==> willow: inputs <==
==> flow/design.v <==
`timescale 1ns / 1ps
module signalReceive(clk, rst, SCK, MOSI, byteReceived, dataByte, SSEL);
input clk;
input rst;
input SCK, SSEL, MOSI;
output byteReceived;
output [7:0] dataByte;
reg [2:0] bitcnt;
reg byte_received;   
reg [7:0] byte_data_received;
assign byteReceived = byte_received;
assign dataByte = byte_data_received;
reg [2:0] SCKr;  
reg [2:0] SSELr;  
reg [1:0] MOSIr; 
always @(posedge clk) 
begin
  if (rst)
    SCKr <= 3'b000;
  else
    SCKr <= {SCKr[1:0], SCK};
end
wire SCK_risingedge = (SCKr[2:1]==2'b01);   
wire SCK_fallingedge = (SCKr[2:1]==2'b10);   
always @(posedge clk) 
begin
  if (rst)
    SSELr <= 3'b111;
  else
    SSELr <= {SSELr[1:0], SSEL};
end
wire SSEL_active = ~SSELr[1];   
wire SSEL_startmessage = (SSELr[2:1]==2'b10);   
wire SSEL_endmessage = (SSELr[2:1]==2'b01);   
always @(posedge clk) 
begin
  MOSIr <= {MOSIr[0], MOSI};
end
wire MOSI_data = MOSIr[1];
always @(posedge clk)
begin
  if(rst)
  begin
    bitcnt <= 3'b000;
  end
  else if(~SSEL_active)
  begin
    bitcnt <= 3'b000;
  end
  else
  begin
    if(SCK_risingedge)
    begin
      bitcnt <= bitcnt + 3'b001;
      byte_data_received <= {byte_data_received[6:0], MOSI_data};
    end
  end
end
always @(posedge clk)
begin    
  if (rst)
    byte_received <= 1'b0;
  else
    byte_received <= SSEL_active && SCK_risingedge && (bitcnt==3'b111);
end 
endmodule
module sending(clk, rst, SCK, MISO, SSEL, data, signalReceived, byteSent);
input clk;
input rst;
input SCK;
output MISO;
input SSEL;
input [7:0] data;
input signalReceived;
output byteSent;
reg byte_sent;
assign byteSent = byte_sent;
reg [7:0] byte_data_sent;
reg byte_sent_2clk;
reg [2:0] cnt;
reg [2:0] SCKr;  
always @(posedge clk) 
begin
 if (rst)
   SCKr <= 3'b000;
 else
   SCKr <= {SCKr[1:0], SCK};
end
wire SCK_risingedge = (SCKr[2:1]==2'b01);   
wire SCK_fallingedge = (SCKr[2:1]==2'b10);   
reg [2:0] SSELr;  
always @(posedge clk) 
begin
  if (rst)
    SSELr <= 3'b111;
  else
    SSELr <= {SSELr[1:0], SSEL};
end
wire SSEL_active = ~SSELr[1];   
wire SSEL_startmessage = (SSELr[2:1]==2'b10);   
wire SSEL_endmessage = (SSELr[2:1]==2'b01);   
always @(posedge clk) 
begin
  if(rst)
  begin
    cnt <= 3'b000;
    byte_data_sent <= 8'h00;
  end
  else if(signalReceived)
  begin
    if(~SSEL_active) 
    begin
      cnt<=3'b000;   
    end
    else
    begin
      if(byte_sent_2clk)
      begin
        byte_data_sent <= data;
      end
      if(SCK_risingedge)
      begin
        cnt <= cnt + 3'b001;
        byte_data_sent <= {byte_data_sent[6:0], 1'b0};
      end
    end
  end
end
always @(posedge clk)
begin
  if(rst)
  begin
    byte_sent_2clk <= 1'b0;
    byte_sent <= 1'b0;
  end
  else if(signalReceived)
  begin
    if (byte_sent_2clk)
    begin
      byte_sent_2clk <= 1'b0;
    end
    if (byte_sent)
    begin
      byte_sent_2clk <= 1'b1;
      byte_sent <= SSEL_active && SCK_risingedge && (cnt==3'b111);
    end
    else
    begin
      byte_sent <= SSEL_active && SCK_risingedge && (cnt==3'b111);
    end
  end
end
assign MISO = byte_data_sent[7];   
endmodule
`timescale 1ns / 1ps
module signalProcess(clk, rst, SCK, MOSI, MISO, SSEL);
input clk;
input rst;
input SCK, SSEL, MOSI;
output MISO;
wire [7:0] dataByte;
wire [7:0] sendByte;
reg [7:0] compressedX [63:0];
reg [6:0] inputCounter;
wire byte_received;
reg signalReceived;
wire byteSent;
integer i;
integer j;
assign sendByte = compressedX[j[5:0]];
signalReceive srA(.clk(clk), .rst(rst), .SCK(SCK), .MOSI(MOSI), .byteReceived(byte_received), .dataByte(dataByte), .SSEL(SSEL));
always @(posedge clk)
begin 
  if(rst)
  begin
    i <= 0;
    inputCounter <= 7'b0000000;
  end
  else if(~signalReceived)
  begin
    if(byte_received)
    begin
      i <= i+1;
      inputCounter <= inputCounter + 7'b0000001; 
    end
  end
end
always @(posedge clk)
begin 
  if(~rst && ~signalReceived && byte_received && i >= 0 && i < 64)
    compressedX[i[5:0]] <= dataByte;
end
always @(posedge clk)
begin
  if(rst)
    signalReceived <= 1'b0;
  else
    signalReceived <= (inputCounter == 7'b1000000);
end
sending sB(.clk(clk), .rst(rst), .SCK(SCK), .MISO(MISO), .SSEL(SSEL), .data(sendByte), .signalReceived(signalReceived), .byteSent(byteSent));
always @(posedge clk)
begin
  if(rst)
    j <= -1;
  else if(signalReceived)
  begin
    if(byteSent)
    begin
      j <= j+1;
    end 
  end
end
endmodule
==> flow/run.sh <==
#!/bin/bash
# the make line also repeats each setting of config.mk as NAME=value (left out here)
make -C /OpenROAD-flow-scripts/flow DESIGN_CONFIG=/design/flow/config.mk WORK_HOME=/design/flow/orfs CLKGATE_MAP_FILE= finish
==> flow/config.mk <==
export PLATFORM = sky130hd
export DESIGN_NAME = signalProcess
export DESIGN_NICKNAME = signalProcess
export VERILOG_FILES = /design/flow/design.v
export SDC_FILE = /design/flow/constraint.sdc
export NUM_CORES = 4
export LEC_CHECK = 0
export CAP_MARGIN = 20
export CORE_MARGIN = 2
export CORE_UTILIZATION = 70
export CTS_CLUSTER_SIZE = 25
export SLEW_MARGIN = 20
==> flow/constraint.sdc <==
create_clock -name core_clock -period 6.92 [get_ports {clk}]
set_input_delay 1.3840 -clock core_clock [delete_from_list [all_inputs] [get_ports {clk}]]
set_output_delay 1.3840 -clock core_clock [all_outputs]
set_load 0.01 [all_outputs]
==> yarrow (differences from willow) <==
--- a/flow/config.mk
+++ b/flow/config.mk
@@ -6,7 +6,11 @@
 export NUM_CORES = 4
 export LEC_CHECK = 0
+export ABC_AREA = 1
 export CAP_MARGIN = 20
 export CORE_MARGIN = 2
-export CORE_UTILIZATION = 70
-export CTS_CLUSTER_SIZE = 25
+export CORE_UTILIZATION = 72
+export CTS_CLUSTER_DIAMETER = 282
+export CTS_CLUSTER_SIZE = 10
+export PLACE_DENSITY = 0.38
+export SETUP_SLACK_MARGIN = 0.52
 export SLEW_MARGIN = 20
==> flow/constraint.sdc (replaced) <==
create_clock -name core_clock -period 2.52 [get_ports {clk}]
set_input_delay 0.5040 -clock core_clock [delete_from_list [all_inputs] [get_ports {clk}]]
set_output_delay 0.5040 -clock core_clock [all_outputs]
set_load 0.01 [all_outputs]
==> fjord (differences from willow) <==
--- a/flow/config.mk
+++ b/flow/config.mk
@@ -6,7 +6,15 @@
 export NUM_CORES = 4
 export LEC_CHECK = 0
-export CAP_MARGIN = 20
+export CAP_MARGIN = 25
+export CELL_PAD_IN_SITES_GLOBAL_PLACEMENT = 0
 export CORE_MARGIN = 2
-export CORE_UTILIZATION = 70
-export CTS_CLUSTER_SIZE = 25
-export SLEW_MARGIN = 20
+export CORE_UTILIZATION = 72
+export CTS_CLUSTER_DIAMETER = 89
+export CTS_CLUSTER_SIZE = 17
+export GPL_ROUTABILITY_DRIVEN = 1
+export GPL_TIMING_DRIVEN = 1
+export MIN_ROUTING_LAYER = met1
+export PLACE_DENSITY = 0.37
+export SETUP_SLACK_MARGIN = 0.39
+export SLEW_MARGIN = 10
+export TNS_END_PERCENT = 60
==> flow/constraint.sdc (replaced) <==
create_clock -name core_clock -period 2.52 [get_ports {clk}]
set_input_delay 0.5040 -clock core_clock [delete_from_list [all_inputs] [get_ports {clk}]]
set_output_delay 0.5040 -clock core_clock [all_outputs]
set_load 0.01 [all_outputs]
==> comparison <==
In fjord the die area is smaller than in yarrow, by 3.4%.
In fjord the critical path depth is lower than in yarrow, by 5.
Via count: willow is smaller than yarrow (about 30%).
fjord ran to the end with no violations. willow completed without violations. yarrow ran to the end with no violations.
The lowest utilization belongs to willow, the highest to yarrow.
Clock power: yarrow > fjord > willow.
Of willow and fjord, fjord has the higher sequential power (gap 64%, measured against fjord).
Total power, highest first: yarrow, fjord, willow.

* * *

==> inputs of job 2414 <==
RTL: the design.v shown in full above, as it stands there.
Settings: LEC_CHECK=0, ABC_AREA=1, CAP_MARGIN=20, CORE_MARGIN=2, CORE_UTILIZATION=72, CTS_CLUSTER_DIAMETER=282, CTS_CLUSTER_SIZE=10, PLACE_DENSITY=0.35, SETUP_SLACK_MARGIN=0.75, SLEW_MARGIN=20; clock period 2.52 ns.
run.sh (not shown) runs the stock make flow with config.mk's settings and CLKGATE_MAP_FILE=.
==> inputs of job 8243, as changes to job 2414 <==
- ABC_AREA: 1 -> unset
- CTS_CLUSTER_DIAMETER: 282 -> 25
- CTS_CLUSTER_SIZE: 10 -> 13
- PLACE_DENSITY: 0.35 -> unset
- PLACE_DENSITY_LB_ADDON: unset -> 0.25
- SETUP_SLACK_MARGIN: 0.75 -> 0.35
==> inputs of job 8759, as changes to job 2414 <==
- ABC_AREA: 1 -> 0
- CAP_MARGIN: 20 -> 30
- CORE_MARGIN: 2 -> 3
- CORE_UTILIZATION: 72 -> 16
- CTS_CLUSTER_DIAMETER: 282 -> unset
- CTS_CLUSTER_SIZE: 10 -> unset
- GPL_ROUTABILITY_DRIVEN: unset -> 0
- HOLD_SLACK_MARGIN: unset -> 0.18
- PLACE_DENSITY: 0.35 -> unset
- SETUP_SLACK_MARGIN: 0.75 -> 0.17
- TNS_END_PERCENT: unset -> 100
==> flow/constraint.sdc (replaced) <==
create_clock -name core_clock -period 3.1 [get_ports {clk}]
set_input_delay 0.6200 -clock core_clock [delete_from_list [all_inputs] [get_ports {clk}]]
set_output_delay 0.6200 -clock core_clock [all_outputs]
set_load 0.01 [all_outputs]
==> inputs of job 9853, as changes to job 2414 <==
- ABC_AREA: 1 -> unset
- CAP_MARGIN: 20 -> 40
- CTS_CLUSTER_DIAMETER: 282 -> unset
- CTS_CLUSTER_SIZE: 10 -> 51
- PLACE_DENSITY: 0.35 -> unset
- PLACE_DENSITY_LB_ADDON: unset -> 0.0
- SETUP_SLACK_MARGIN: 0.75 -> 0.01
==> qor summary <==
item                                                                                      job 9853                        job 8243                 job 2414                  job 8759
GRT Total Usage                                                                              34.6%                               -                    40.7%                     7.08%
Clock-pin slew on the worst setup and hold paths                                           0.06 ns                               -                  0.06 ns                   0.07 ns
Transition time at the pin with the least slew margin                                     0.862 ns                               -                 0.991 ns                  0.823 ns
Largest power group                                                                      registers                               -                registers                 registers
Run status                                                                          finished clean          stopped before the end           finished clean            finished clean
Failing step                                                                                     -  clock tree synthesis (4_1_cts)                        -                         -
Yosys Instances                                                                               1317                            1317                     2190                      1317
Number of non-clock buffers                                                                    147                               -                      194                       126
Worst-case vdd ir drop                                                                  0.000812 V                               -               0.000605 V                0.000404 V
Floorplan die height                                                                        184 µm                          184 µm                   187 µm                    388 µm
Number of violations reported at the end of detailed-routing iteration 0                      1800                               -                     3913                      1311
Number of placement rows                                                                        65                              65                       67                       139
Worst path slowest cell                                                   sky130_fd_sc_hd__nand2_1                               -  sky130_fd_sc_hd__nor4_2  sky130_fd_sc_hd__dfxtp_2
Met1 Usage GRT                                                                               47.6%                               -                    52.3%                     9.51%
Power figures rest on the tool's default switching activity, not on a simulated workload.
